==> 01-13 <==
==> flow/design.v <==
module APB_master(input Transfer,               
                  input Wr_Rd,                  
                  input [4:0] Address,          
                  input [31:0] write_data,      
                  output reg [31:0] read_data,  
                  input PCLK,                   
                  input PRESETn,                
                  input PREADY,                 
                  input [31:0] PRDATA,          
                  input PSLVERR,                
                  output [4:0] PADDR,           
                  output PSELx,                 
                  output PENABLE,               
                  output PWRITE,                
                  output [31:0] PWDATA);        
    parameter IDLE = 2'b00, SETUP = 2'b01, ACCESS = 2'b10;
    (* fsm_encoding = "none" *) reg [1:0] ps;
    reg [1:0] ns;
    reg [4:0]  paddr_q;
    reg        pwrite_q;
    reg [31:0] pwdata_q;
    wire setup_open = PRESETn && Transfer && (ps == SETUP);
    always @(posedge PCLK) begin
        if (!PRESETn)
            ps <= IDLE;
        else
            ps <= ns;
    end
    always @(*) begin
        if (!PRESETn  || !Transfer)
            ns = IDLE;
        else
        begin
            case (ps)
                IDLE:    ns = SETUP;
                SETUP:   ns = PSLVERR ? IDLE : ACCESS;
                ACCESS:  ns = PSLVERR ? IDLE : (PREADY ? SETUP : ACCESS);
                default: ns = IDLE;
            endcase
        end
    end
    assign PSELx   = (ps == SETUP) || (ps == ACCESS);
    assign PENABLE = (ps == ACCESS);
    always @(posedge PCLK) begin
        if (setup_open) begin
            paddr_q  <= Address;
            pwrite_q <= Wr_Rd;
            if (Wr_Rd)
                pwdata_q <= write_data;
        end
    end
    assign PADDR  = setup_open ? Address : paddr_q;
    assign PWRITE = setup_open ? Wr_Rd   : pwrite_q;
    assign PWDATA = (setup_open && Wr_Rd) ? write_data : pwdata_q;
    always @(posedge PCLK) begin
        if (PRESETn && PSELx && PENABLE && PREADY && !PSLVERR && !PWRITE)
            read_data <= PRDATA;
    end
endmodule
module APB_slave(input PCLK,                
                 input PRESETn,             
                 input [4:0] PADDR,         
                 input PSELx,               
                 input PENABLE,             
                 input PWRITE,              
                 input [31:0]PWDATA,        
                 output PREADY,             
                 output [31:0] PRDATA,      
                 output PSLVERR);           
    reg [31:0] mem [0:31];  
    assign PREADY  = PRESETn && PSELx && PENABLE;
    assign PSLVERR = 1'b0;
    always @(posedge PCLK) begin
        if (PRESETn && PSELx && PENABLE && PWRITE)
            mem[PADDR] <= PWDATA;
    end
    assign PRDATA = mem[PADDR];
endmodule
module APB_top(input PCLK,
               input PRESETn,
               input Transfer,
               input Wr_Rd,
               input [4:0] Address,
               input [31:0] write_data,
               output [31:0] read_data);
    wire [4:0] PADDR;
    wire [31:0] PWDATA,PRDATA;
    wire PSELx,PENABLE,PWRITE,PREADY,PSLVERR;
    APB_master Design_master(Transfer,Wr_Rd,Address,write_data,read_data,PCLK,PRESETn,PREADY,PRDATA,PSLVERR,PADDR,PSELx,PENABLE,PWRITE,PWDATA);
    APB_slave Design_slave(PCLK,PRESETn,PADDR,PSELx,PENABLE,PWRITE,PWDATA,PREADY,PRDATA,PSLVERR);
endmodule
==> flow/run.sh <==
#!/bin/bash
# the make line also repeats each setting of config.mk as NAME=value (left out here)
make -C /OpenROAD-flow-scripts/flow DESIGN_CONFIG=/design/flow/config.mk WORK_HOME=/design/flow/orfs CLKGATE_MAP_FILE= finish
==> flow/config.mk <==
export PLATFORM = sky130hd
export DESIGN_NAME = APB_top
export DESIGN_NICKNAME = APB_top
export VERILOG_FILES = /design/flow/design.v
export SDC_FILE = /design/flow/constraint.sdc
export NUM_CORES = 4
export LEC_CHECK = 0
export ABC_AREA = 1
export CAP_MARGIN = 20
export CORE_MARGIN = 2
export CORE_UTILIZATION = 70
export PLACE_DENSITY = 0.6
export SLEW_MARGIN = 20
==> flow/constraint.sdc <==
create_clock -name core_clock -period 2.19 [get_ports {PCLK}]
set_input_delay 0.4380 -clock core_clock [delete_from_list [all_inputs] [get_ports {PCLK}]]
set_output_delay 0.4380 -clock core_clock [all_outputs]
set_load 0.01 [all_outputs]
==> 08-19: changes against 01-13 <==
- CORE_UTILIZATION: 70 -> 72
==> flow/constraint.sdc (replaced) <==
create_clock -name core_clock -period 0.979 [get_ports {PCLK}]
set_input_delay 0.1958 -clock core_clock [delete_from_list [all_inputs] [get_ports {PCLK}]]
set_output_delay 0.1958 -clock core_clock [all_outputs]
set_load 0.01 [all_outputs]
==> Changelog: implementation <==
### Changed

- Outcome: finished with violations
- Violated checks: setup timing
- Final Skew: 0.0386 ns
- Post-DP Area: a little over 50000 µm²
- Placed insts: around 5300
- RR Endpoint: Design_master.read_data[1]$_DFFE_PP_
- Core area: around 64000 µm²
- Setup WS pre-CTS: -0.848 ns
- CP Launch Point: Design_master.ps[0]$_SDFF_PP0_
- Final setup viols: 1062
- Slowest-stage cell, CP: nand2_1
- Fin worst setup slack: -0.730 ns
- Final instance area: 57600 µm²
Source of the figures above: 01-13

==> Changelog: implementation <==
### Changed

- Outcome: finished with violations
- Violated checks: setup timing
- Final setup viols: 2182
- Placed insts: 5325
- Post-DP Area: 51200 µm²
- Setup WS pre-CTS: -1.73 ns
- Final instance area: around 56000 µm²
- Fin worst setup slack: -1.60 ns
- RR Endpoint: Design_master.read_data[25]$_DFFE_PP_
- CP Launch Point: Design_master.ps[1]$_SDFF_PP0_
- Core area: roughly 63000 µm²
- Final Skew: 0.0317 ns
- Slowest-stage cell, CP: dfxtp_2
Source of the figures above: 08-19


* * *

==> run a <==
Starts from the design.v that is shown in full above.
clock: 1.89 ns
lec_check: 0
cap_margin: 20
core_margin: 2
core_utilization: 72
cts_cluster_size: 15
place_density_lb_addon: 0.03
setup_slack_margin: 0.54
slew_margin: 20
run.sh (not shown) runs the stock make flow with config.mk's settings and CLKGATE_MAP_FILE=.
==> run b (differences from run a) <==
ABC_AREA = 1   (was default)
CTS_CLUSTER_DIAMETER = 237   (was default)
CTS_CLUSTER_SIZE = 10   (was 15)
PLACE_DENSITY = 0.6   (was default)
PLACE_DENSITY_LB_ADDON = default   (was 0.03)
SETUP_SLACK_MARGIN = 0.13   (was 0.54)
==> flow/constraint.sdc (replaced) <==
create_clock -name core_clock -period 0.979 [get_ports {PCLK}]
set_input_delay 0.1958 -clock core_clock [delete_from_list [all_inputs] [get_ports {PCLK}]]
set_output_delay 0.1958 -clock core_clock [all_outputs]
set_load 0.01 [all_outputs]
==> run c (differences from run a) <==
ABC_AREA = 1   (was default)
CTS_CLUSTER_SIZE = default   (was 15)
PLACE_DENSITY_LB_ADDON = 0.02   (was 0.03)
SETUP_SLACK_MARGIN = 0.65   (was 0.54)
==> flow/constraint.sdc (replaced) <==
create_clock -name core_clock -period 2.19 [get_ports {PCLK}]
set_input_delay 0.4380 -clock core_clock [delete_from_list [all_inputs] [get_ports {PCLK}]]
set_output_delay 0.4380 -clock core_clock [all_outputs]
set_load 0.01 [all_outputs]
==> run_results.csv <==
group,metric,value,unit
routing,firstDrtPassIters,20,
pwr,internal_power,44.9,mW
final_timing,setup_ws,-1.54,ns
critical_path,r2r_end,"Design_master.read_data[11]",
final_timing,max_slew_margin,0.409,
critical_path,crit_arrival,3.85,ns
routing,dr_total_vias,32751,
status,check.faults,"negative setup slack",
pwr,comb_power,15.0,mW
status,status,"finished with violations",
final_timing,worst_pin_slew,0.886,ns
pwr,combPwrFrac,0.230,
final_timing,setup_violations,2145,
finish,n_all_inverters,6,
critical_path,cpPeakStageDelay,0.69,ns
-- figures above: run a

==> run_results.csv <==
group,metric,value,unit
status,status,"finished with violations",
status,check.faults,"negative setup slack",
pwr,internal_power,82.6,mW
finish,n_all_inverters,23,
critical_path,r2r_end,"Design_master.read_data[23]",
pwr,comb_power,27.8,mW
critical_path,crit_arrival,3.64,ns
final_timing,setup_violations,2183,
pwr,combPwrFrac,0.233,
final_timing,worst_pin_slew,0.556,ns
final_timing,setup_ws,-2.16,ns
routing,diodes,13,
critical_path,cpPeakStageDelay,0.39,ns
routing,wl_met1,50000,um
routing,dr_total_vias,40166,
routing,firstDrtPassIters,14,
final_timing,post-route-period-util,3.21,
-- figures above: run b

==> run_results.csv <==
group,metric,value,unit
status,status,"finished with violations",
status,check.faults,"negative setup slack",
routing,dr_total_vias,41494,
global_route,grt_pass1_wl,232000,um
critical_path,crit_arrival,3.37,ns
finish,clockBufferCount,120,
critical_path,cpPeakStageDelay,0.36,ns
final_timing,max_slew_margin,0.633,
critical_path,crit_start,"Design_master.ps[0]",
finish,n_all_inverters,25,
final_timing,setup_violations,1407,
final_timing,worst_pin_slew,0.549,ns
pwr,internal_power,37.3,mW
routing,firstDrtPassIters,15,
final_timing,setup_ws,-0.701,ns
critical_path,r2r_end,"Design_master.read_data[26]",
final_timing,final_max_slew_viol_count,0,
-- figures above: run c


* * *

==> job 6801 <==
Starts from the design.v that is shown in full above.
Settings: LEC_CHECK=0, ABC_AREA=1, CAP_MARGIN=20, CORE_MARGIN=2, CORE_UTILIZATION=72, CTS_CLUSTER_SIZE=72, PLACE_DENSITY=0.65, SETUP_SLACK_MARGIN=0.14, SLEW_MARGIN=20; clock period 2.19 ns.
==> job 8965 (differences from job 6801) <==
- ABC_AREA: 1 -> not set
- CORE_UTILIZATION: 72 -> 23
- CTS_CLUSTER_SIZE: 72 -> not set
- PLACE_DENSITY: 0.65 -> 0.6
- SETUP_SLACK_MARGIN: 0.14 -> not set
==> flow/constraint.sdc (replaced) <==
create_clock -name core_clock -period 3.94 [get_ports {PCLK}]
set_input_delay 0.7880 -clock core_clock [delete_from_list [all_inputs] [get_ports {PCLK}]]
set_output_delay 0.7880 -clock core_clock [all_outputs]
set_load 0.01 [all_outputs]
==> job 1269 (differences from job 6801) <==
- ABC_AREA: 1 -> not set
- CORE_UTILIZATION: 72 -> 40
- CTS_CLUSTER_SIZE: 72 -> not set
- PLACE_DENSITY: 0.65 -> 0.6
- SETUP_SLACK_MARGIN: 0.14 -> not set
==> flow/constraint.sdc (replaced) <==
create_clock -name core_clock -period 5.0 [get_ports {PCLK}]
set_input_delay 1.0000 -clock core_clock [delete_from_list [all_inputs] [get_ports {PCLK}]]
set_output_delay 1.0000 -clock core_clock [all_outputs]
set_load 0.01 [all_outputs]
==> job 4367 (differences from job 6801) <==
- ABC_AREA: 1 -> not set
- CORE_ASPECT_RATIO: not set -> 0.94
- CTS_CLUSTER_SIZE: 72 -> 15
- PLACE_DENSITY: 0.65 -> not set
- PLACE_DENSITY_LB_ADDON: not set -> 0.03
- SETUP_SLACK_MARGIN: 0.14 -> 0.55
==> flow/constraint.sdc (replaced) <==
create_clock -name core_clock -period 1.89 [get_ports {PCLK}]
set_input_delay 0.3780 -clock core_clock [delete_from_list [all_inputs] [get_ports {PCLK}]]
set_output_delay 0.3780 -clock core_clock [all_outputs]
set_load 0.01 [all_outputs]
==> summary of the runs <==
- Between job 6801 and job 4367, the lower die area is in job 4367 (gap about 9%, measured against job 4367).
- Job 8965 finished clean. Job 6801 completed and failed the layout checks on negative setup slack. Job 1269 ran to the end with no violations. Job 4367 ran to the end with violations: negative setup slack.
- Against job 4367, the critical path depth of job 1269 is lower by 3.
- In job 8965 the synthesized area is lower than in job 6801, by about 9%.
- The highest register-to-register slack belongs to job 1269, the lowest to job 4367.
- Clock skew, highest first: job 6801, job 4367, job 8965, job 1269.
- Against job 6801, the sequential share of layout area of job 1269 is higher by 9.5 points.
- Worst setup slack, lowest first: job 4367, job 6801, job 8965, job 1269.
- The highest global-route usage belongs to job 4367, the lowest to job 8965.
==> figures <==
Slew of the pin with the lowest slew margin: job 6801 0.531 ns; job 8965 0.691 ns; job 1269 1.09 ns; job 4367 0.653 ns
Run status: job 6801 complete, but fails checks; job 8965 timing/DRC/antenna clean; job 1269 timing/DRC/antenna clean; job 4367 complete, but fails checks
Layout check failures: job 6801 negative setup slack; job 8965 -; job 1269 -; job 4367 negative setup slack
Routability congestion estimate from global placement: job 6801 0.908; job 8965 0.774; job 1269 0.810; job 4367 0.865
Detailed Routing Iterations Pass 1: job 6801 10; job 8965 5; job 1269 6; job 4367 16
Post-DP Area: job 6801 51,300 um2; job 8965 47,000 um2; job 1269 44,900 um2; job 4367 46,900 um2
Fill cell instance count of the final layout: job 6801 2,492; job 8965 17,900; job 1269 8,741; job 4367 1,269
Routed length on met1: job 6801 46.7 mm; job 8965 45.6 mm; job 1269 44.0 mm; job 4367 44.9 mm
Pre-CTS WS: job 6801 -0.944 ns; job 8965 0.0877 ns; job 1269 0.430 ns; job 4367 -1.27 ns
Area taken by multi-input logic gates: job 6801 12,300 um2; job 8965 8450 um2; job 1269 8450 um2; job 4367 9190 um2
Half-perimeter wire length of the detailed placement result: job 6801 79.7 mm; job 8965 65.5 mm; job 1269 60.9 mm; job 4367 65.2 mm
Height of the die: job 6801 256 um; job 8965 430 um; job 1269 327 um; job 4367 237 um
Ratio of layout area to synthesized area: job 6801 1.235x; job 8965 1.215x; job 1269 1.164x; job 4367 1.289x
Synthesized area: job 6801 45,700 um2; job 8965 41,700 um2; job 1269 41,700 um2; job 4367 41,700 um2
Clock power share: job 6801 34.8%; job 8965 38.5%; job 1269 38.5%; job 4367 35.3%
Hold-critical path endpoint: job 6801 Design_master.pwdata_q[15]; job 8965 Design_master.ps[0]; job 1269 Design_master.pwrite_q; job 4367 Design_master.pwdata_q[7]
Number of CTS-inserted buffers: job 6801 103; job 8965 105; job 1269 109; job 4367 101
Reported combinational group power: job 6801 10.7 mW; job 8965 3.90 mW; job 1269 2.92 mW; job 4367 14.0 mW
Worst hold margin: job 6801 0.330 ns; job 8965 0.507 ns; job 1269 0.482 ns; job 4367 0.293 ns

* * *

==> inputs of job 754 <==
// APB_top: RTL as listed in full above, without the edits since
make LEC_CHECK=0 CAP_MARGIN=30 CORE_MARGIN=2 CORE_UTILIZATION=70 CTS_CLUSTER_SIZE=27 GPL_TIMING_DRIVEN=1 MAX_ROUTING_LAYER=met4 MIN_ROUTING_LAYER=met1 PLACE_DENSITY_LB_ADDON=0.01 SETUP_SLACK_MARGIN=0.71 SLEW_MARGIN=40 TNS_END_PERCENT=30 finish   # period 2.45 ns
==> job 5587: changes against job 754 <==
CAP_MARGIN = 20   (was 30)
CELL_PAD_IN_SITES_DETAIL_PLACEMENT = 0   (was unset)
CORE_ASPECT_RATIO = 1.03   (was unset)
CORE_UTILIZATION = 40   (was 70)
CTS_CLUSTER_SIZE = 57   (was 27)
GPL_ROUTABILITY_DRIVEN = 0   (was unset)
GPL_TIMING_DRIVEN = unset   (was 1)
MIN_ROUTING_LAYER = met2   (was met1)
PLACE_DENSITY_LB_ADDON = unset   (was 0.01)
SETUP_SLACK_MARGIN = unset   (was 0.71)
SLEW_MARGIN = 20   (was 40)
TNS_END_PERCENT = 80   (was 30)
==> flow/constraint.sdc (replaced) <==
create_clock -name core_clock -period 3.13 [get_ports {PCLK}]
set_input_delay 0.6260 -clock core_clock [delete_from_list [all_inputs] [get_ports {PCLK}]]
set_output_delay 0.6260 -clock core_clock [all_outputs]
set_load 0.01 [all_outputs]
==> job 570: changes against job 754 <==
CAP_MARGIN = 20   (was 30)
CORE_UTILIZATION = 40   (was 70)
CTS_CLUSTER_SIZE = unset   (was 27)
GPL_TIMING_DRIVEN = unset   (was 1)
MAX_ROUTING_LAYER = unset   (was met4)
MIN_ROUTING_LAYER = unset   (was met1)
PLACE_DENSITY = 0.6   (was unset)
PLACE_DENSITY_LB_ADDON = unset   (was 0.01)
SETUP_SLACK_MARGIN = 0.22   (was 0.71)
SLEW_MARGIN = 20   (was 40)
TNS_END_PERCENT = unset   (was 30)
==> flow/constraint.sdc (replaced) <==
create_clock -name core_clock -period 3.94 [get_ports {PCLK}]
set_input_delay 0.7880 -clock core_clock [delete_from_list [all_inputs] [get_ports {PCLK}]]
set_output_delay 0.7880 -clock core_clock [all_outputs]
set_load 0.01 [all_outputs]
==> out/metrics.cfg <==
[sta]
skew_ns = 0.02738
fin_crit_ns = 2.779

[pwr]
pg_clk_mw = 12.6
pg_seq_mw = 16.1
p_switching_mw = 8.916
p_int_mw = 25.53

[run_status]
status = finished with violations
failed_checks = design-rule violations

[routing]
wirelength_mm = 119.4
drc = 4

[floorplanning]
dieHeight_um = 331.5

[global_routing]
gr-usage-all-layers = 0.3439

That was job 5587.
==> out/metrics.cfg <==
[sta]
setup_ws_ns = -0.4718
skew_ns = 0.02964
setup_viol_count_final = 1120

[pwr]
p_int_mw = 33.98
pg_seq_mw = 20.6
p_switching_mw = 13.54
pg_clk_mw = 16.1

[global_routing]
gr-usage-all-layers = 0.4771

[run_status]
failed_checks = negative setup slack
status = finished with violations

[synth]
yosysUniqueCellTypes = 24

[worst_setup_path]
cpPeakStageDelay_ns = 0.55
cp-startpoint = Design_master.ps[1]

[floorplanning]
dieHeight_um = 247.9

[routing]
drc = 0

That was job 754.
==> out/metrics.cfg <==
[run_status]
status = finished clean

[routing]
drc = 0
topRoutingLayerUsed = met5
wirelength_mm = 113.8

[pwr]
pg_seq_mw = 12.8
pg_clk_mw = 10.5
p_switching_mw = 6.797

[sta]
skew_ns = 0.03559

[worst_setup_path]
path_cells = clkdlybuf4s50_1 > nand4b_4 > buf_4 > mux2i_4 > inv_2 > nand3_2 > buf_4 > a21oi_1 > a22oi_1 > nand4_1
endpoint_kind = flop

[synth]
ys_sh_simple = 0.05822

[placed_design]
dpl.cell_count = 3804

[floorplanning]
rows = 118

That was job 570.
Power is estimated from default activity; no workload was simulated.
